== north ==
// mult32x32
module mult32x32 (
    input logic clk,             
    input logic reset,           
    input logic start,           
    input logic [31:0] a,        
    input logic [31:0] b,        
    output logic busy,           
    output logic [63:0] product  
);
For scale: roughly 2,000 cells after synthesis, ~130 I/O pins, about 0.013 mm² of cells after synthesis.
make LEC_CHECK=0 ABC_AREA=1 CAP_MARGIN=25 CORE_ASPECT_RATIO=1.08 CORE_MARGIN=2 CORE_UTILIZATION=55 CTS_CLUSTER_DIAMETER=206 CTS_CLUSTER_SIZE=99 GPL_TIMING_DRIVEN=0 PLACE_DENSITY=0.74 SETUP_SLACK_MARGIN=0.98 SLEW_MARGIN=5 TNS_END_PERCENT=5 finish   # period 6.76 ns
run.sh (not shown) runs the stock make flow with config.mk's settings and CLKGATE_MAP_FILE=.
Layout checks on north: not met. Flow itself completed; violations: negative setup slack.
## Diff of input files: south against north
==> flow/config.mk <==
export PLATFORM = sky130hd
export DESIGN_NAME = mult32x32
export DESIGN_NICKNAME = mult32x32
export VERILOG_FILES = /design/flow/design.v
export SDC_FILE = /design/flow/constraint.sdc
export NUM_CORES = 4
export LEC_CHECK = 0
export ABC_AREA = 0
export CAP_MARGIN = 15
export CORE_ASPECT_RATIO = 0.87
export CORE_MARGIN = 2
export CORE_UTILIZATION = 72
export CTS_CLUSTER_DIAMETER = 290
export CTS_CLUSTER_SIZE = 46
export GPL_TIMING_DRIVEN = 1
export SETUP_SLACK_MARGIN = 1.37
export SLEW_MARGIN = 20
export TNS_END_PERCENT = 70
--- outcome ---
- Delta (south minus north): net count after synthesis shows a reduction of 23%; synthesized area divided by synthesized cell count shows an increase of 1.4 µm².
- south -> north: boundary pin count delta 0, exact match
- The height of the chip in south is 0.75 times that in north.
- Sort south and north by chip footprint, ascending, and south comes first.
- Sequential-to-total area share from yosys stat up 1.6 points in south wrt north
- Cmp south and north / global placer's final weighted congestion / lower: north
- The remaining runs in north and south completed every stage, whereas south halted early.
- north: all stages done; final checks FAILED (negative setup slack).
- south never completed; the flow aborted with a tool error in detailed placement.
[inputs] east vs south
==> flow/config.mk <==
export PLATFORM = sky130hd
export DESIGN_NAME = mult32x32
export DESIGN_NICKNAME = mult32x32
export VERILOG_FILES = /design/flow/design.v
export SDC_FILE = /design/flow/constraint.sdc
export NUM_CORES = 4
export LEC_CHECK = 0
export ABC_AREA = 1
export CAP_MARGIN = 25
export CORE_ASPECT_RATIO = 0.5
export CORE_MARGIN = 2
export CORE_UTILIZATION = 44
export CTS_CLUSTER_DIAMETER = 206
export CTS_CLUSTER_SIZE = 99
export GPL_TIMING_DRIVEN = 0
export PLACE_DENSITY = 0.36
export SLEW_MARGIN = 20
export TNS_END_PERCENT = 5
## What came out
Although it ran to completion, east produced a layout that fails the final checks because of negative setup slack.
The run showing the smaller area fraction in compound gates after synthesis is east.
NOTE: floorplan die height in east exceeds that of south
east: count of mapped cells out of synthesis higher than south
[inputs] west vs east
==> flow/config.mk <==
export PLATFORM = sky130hd
export DESIGN_NAME = mult32x32
export DESIGN_NICKNAME = mult32x32
export VERILOG_FILES = /design/flow/design.v
export SDC_FILE = /design/flow/constraint.sdc
export NUM_CORES = 4
export LEC_CHECK = 0
export ABC_AREA = 0
export CAP_MARGIN = 15
export CORE_ASPECT_RATIO = 0.87
export CORE_MARGIN = 2
export CORE_UTILIZATION = 72
export CTS_CLUSTER_DIAMETER = 102
export CTS_CLUSTER_SIZE = 100
export GPL_TIMING_DRIVEN = 1
export SETUP_SLACK_MARGIN = 1.37
export SLEW_MARGIN = 20
export TNS_END_PERCENT = 70
### Flow results
In the summary table, west is marked failed, with error DPL-0038 raised in detailed placement.
east → west: placeable core region down about 45%; parity-gate share of the synthesized area counting xor and xnor cells up 2.9 points; die size now smaller.
Per the comparison of west with east, mean area per synthesized cell has increased, fraction of the yosys area taken by sequential cells has increased, number of distinct library cells after synthesis has increased, routability congestion estimate from global placement has increased.
Modified inputs, middle compared to west
==> flow/config.mk <==
export PLATFORM = sky130hd
export DESIGN_NAME = mult32x32
export DESIGN_NICKNAME = mult32x32
export VERILOG_FILES = /design/flow/design.v
export SDC_FILE = /design/flow/constraint.sdc
export NUM_CORES = 4
export LEC_CHECK = 0
export ABC_AREA = 0
export CAP_MARGIN = 25
export CORE_ASPECT_RATIO = 1.08
export CORE_MARGIN = 2
export CORE_UTILIZATION = 48
export CTS_CLUSTER_SIZE = 27
export GPL_TIMING_DRIVEN = 1
export PLACE_DENSITY = 0.74
export SLEW_MARGIN = 20
export TNS_END_PERCENT = 5
==> comparison <==
- middle finished all stages; layout check result: FAIL, due to negative setup slack.
- Measured against west, the die size of middle comes out at 1.5 times the reference value.
- In middle relative to west, cell row count had gone up by more than a quarter.
- Chip area line of the yosys report delta (west -> middle): insignificant
- When the final numbers for middle and west were put side by side, the starting density of the core turned out to be smaller in middle.
- Core area: middle > west
- Delta (middle minus west): vertical die size higher; x dimension of the die picked up an extra about 10%; weighted congestion at the end of routability-driven global placement has decreased.

---

mult32x32 again, from the RTL that the note above started with.
==> flow/design.v (excerpt) <==
module mult32x32 (
    input logic clk,             
    input logic reset,           
    input logic start,           
    input logic [31:0] a,        
    input logic [31:0] b,        
    output logic busy,           
    output logic [63:0] product  
);
logic [1:0] a_sel;
logic b_sel;
logic [2:0] shift_sel;
logic upd_prod;
logic clr_prod;
mult32x32_fsm fsm(
	.clk(clk),
	.reset(reset),
	.start(start),
	.busy(busy),
	.a_sel(a_sel),
	.b_sel(b_sel),
	.shift_sel(shift_sel),
	.upd_prod(upd_prod),
	.clr_prod(clr_prod)
);
mult32x32_arith arith(
	.clk(clk),
	.reset(reset),
	.a(a),
	.b(b),
	.a_sel(a_sel),
	.b_sel(b_sel),
	.shift_sel(shift_sel),
	.upd_prod(upd_prod),
	.clr_prod(clr_prod),
	.product(product)
);
endmodule
clock: 12.0 ns
lec_check: 0
cap_margin: 0
core_aspect_ratio: 0.5
core_margin: 8
core_utilization: 60
setup_slack_margin: -1.2
slew_margin: 20
Change:
- CAP_MARGIN: 0 -> 20
- CORE_MARGIN: 8 -> 2
- CORE_UTILIZATION: 60 -> 42
- SETUP_SLACK_MARGIN: -1.2 -> -0.87
- TNS_END_PERCENT: not set -> 15
What happened: The changed run completed with no timing, DRC or antenna violations. Global-route usage went down by 3.2 points. Register-to-register slack loses 0.02 ns. Routed wire length went up by 4.7%. Non-clock buffer count went up by 11. Die size went up by about 20%. Synthesized area stays the same. Via count went down by about 2%. Clock-buffer cell count is unchanged. Hold slack is about the same.
Change:
- CORE_ASPECT_RATIO: 0.5 -> not set
- CORE_UTILIZATION: 42 -> 40
- SETUP_SLACK_MARGIN: -0.87 -> not set
- TNS_END_PERCENT: 15 -> not set
The new run produced a clean layout.
Worst hold slack gains 0.0086 ns.
Final cell count climbs by 1.6%.
Change:
- ABC_AREA: not set -> 1
- CAP_MARGIN: 20 -> 40
- CELL_PAD_IN_SITES_GLOBAL_PLACEMENT: not set -> 1
- CORE_ASPECT_RATIO: not set -> 1.01
- CORE_MARGIN: 2 -> 8
- CORE_UTILIZATION: 40 -> 19
- CTS_CLUSTER_SIZE: not set -> 64
- GPL_ROUTABILITY_DRIVEN: not set -> 0
- GPL_TIMING_DRIVEN: not set -> 0
- HOLD_SLACK_MARGIN: not set -> 0.08
- MIN_ROUTING_LAYER: not set -> met2
- PLACE_DENSITY_LB_ADDON: not set -> 0.19
- TNS_END_PERCENT: not set -> 70
Setup slack gains 0.32 ns.
Synthesized cell count came out higher by about 36%.
Register-to-register slack gains 0.70 ns.
Wire length came out higher by 71%.
Cell count came out higher by about 55%.
Via count came out higher by 72%.
Cell area came out higher by about 16%.
First-iteration DRC count came out higher to 3.2 times its value.
Change:
- CAP_MARGIN: 40 -> 20
- CELL_PAD_IN_SITES_GLOBAL_PLACEMENT: 1 -> not set
- CORE_ASPECT_RATIO: 1.01 -> not set
- CORE_MARGIN: 8 -> 2
- CORE_UTILIZATION: 19 -> 72
- CTS_CLUSTER_SIZE: 64 -> not set
- GPL_ROUTABILITY_DRIVEN: 0 -> not set
- GPL_TIMING_DRIVEN: 0 -> not set
- HOLD_SLACK_MARGIN: 0.08 -> not set
- MIN_ROUTING_LAYER: met2 -> not set
- PLACE_DENSITY_LB_ADDON: 0.19 -> not set
- TNS_END_PERCENT: 70 -> not set
- clock period: 12.0 -> 4.7 ns (I/O delays scaled with it)
Result: With this change the flow did not get past detailed placement with DPL-0038. Area after synthesis is unchanged. Synthesized cell count stays the same. Die size is lower by well over a third.

---

Setup of cedar:
Starting RTL as in the previous note.
==> flow/config.mk <==
export PLATFORM = sky130hd
export DESIGN_NAME = mult32x32
export DESIGN_NICKNAME = mult32x32
export VERILOG_FILES = /design/flow/design.v
export SDC_FILE = /design/flow/constraint.sdc
export NUM_CORES = 4
export LEC_CHECK = 0
export CAP_MARGIN = 20
export CORE_MARGIN = 2
export CORE_UTILIZATION = 72
export CTS_CLUSTER_DIAMETER = 348
export CTS_CLUSTER_SIZE = 98
export PLACE_DENSITY = 0.39
export SLEW_MARGIN = 20
export TNS_END_PERCENT = 10
==> flow/constraint.sdc <==
create_clock -name core_clock -period 11.5 [get_ports {clk}]
set_input_delay 2.3000 -clock core_clock [delete_from_list [all_inputs] [get_ports {clk}]]
set_output_delay 2.3000 -clock core_clock [all_outputs]
set_load 0.01 [all_outputs]
cedar reached the end of the flow, and the finished layout is clean on the timing, DRC and antenna checks.
Relative to cedar, the following input files were edited for garnet:
Settings: changing CORE_UTILIZATION from 72 to 62; removing CTS_CLUSTER_SIZE (formerly 98); changing PLACE_DENSITY from 0.39 to 0.4; removing TNS_END_PERCENT (formerly 10); removing CTS_CLUSTER_DIAMETER (formerly 348); changing the clock period (ns, I/O delays scaled along) from 11.5 to 10.4.
Results
A end point of the critical path of arith.product[62]$_DFFE_PP0P_ is what garnet shows, while arith.product[61]$_DFFE_PP0P_ belongs to cedar. Die size: garnet exceeds cedar. Taking cedar as the reference, in garnet count of cells along the worst register-to-register path now larger, routed wire length now larger, clock tree skew after final layout comparable. cedar leaves more setup margin than garnet. Compared to cedar, garnet has number of fill cells about 40% higher. Delta (garnet minus cedar): cell depth of the worst setup path higher.
Relative to garnet, the following input files were edited for violet:
Settings: PLACE_DENSITY no longer set, was 0.4; CORE_UTILIZATION now 40, was 62; the clock period (ns, I/O delays scaled along) now 11.0, was 10.4.
--- outcome ---
In summary, violet completed successfully, with a layout that passed the timing, DRC and antenna checks. Against garnet, total routed wirelength in violet rose by a few percent. Against garnet as the reference, violet delivers a lower core utilization. Taking garnet as the reference, in violet antenna cell count has decreased, global-route usage now sits lower, die size increased by 11000 um^2 relative to the old numbers. Non-clock buffer count: violet lower than garnet. violet: post-layout instance area 2.4% below garnet. What garnet reported for logic depth of the worst register-to-register path has to be multiplied by 0.919 to get the figure for violet.
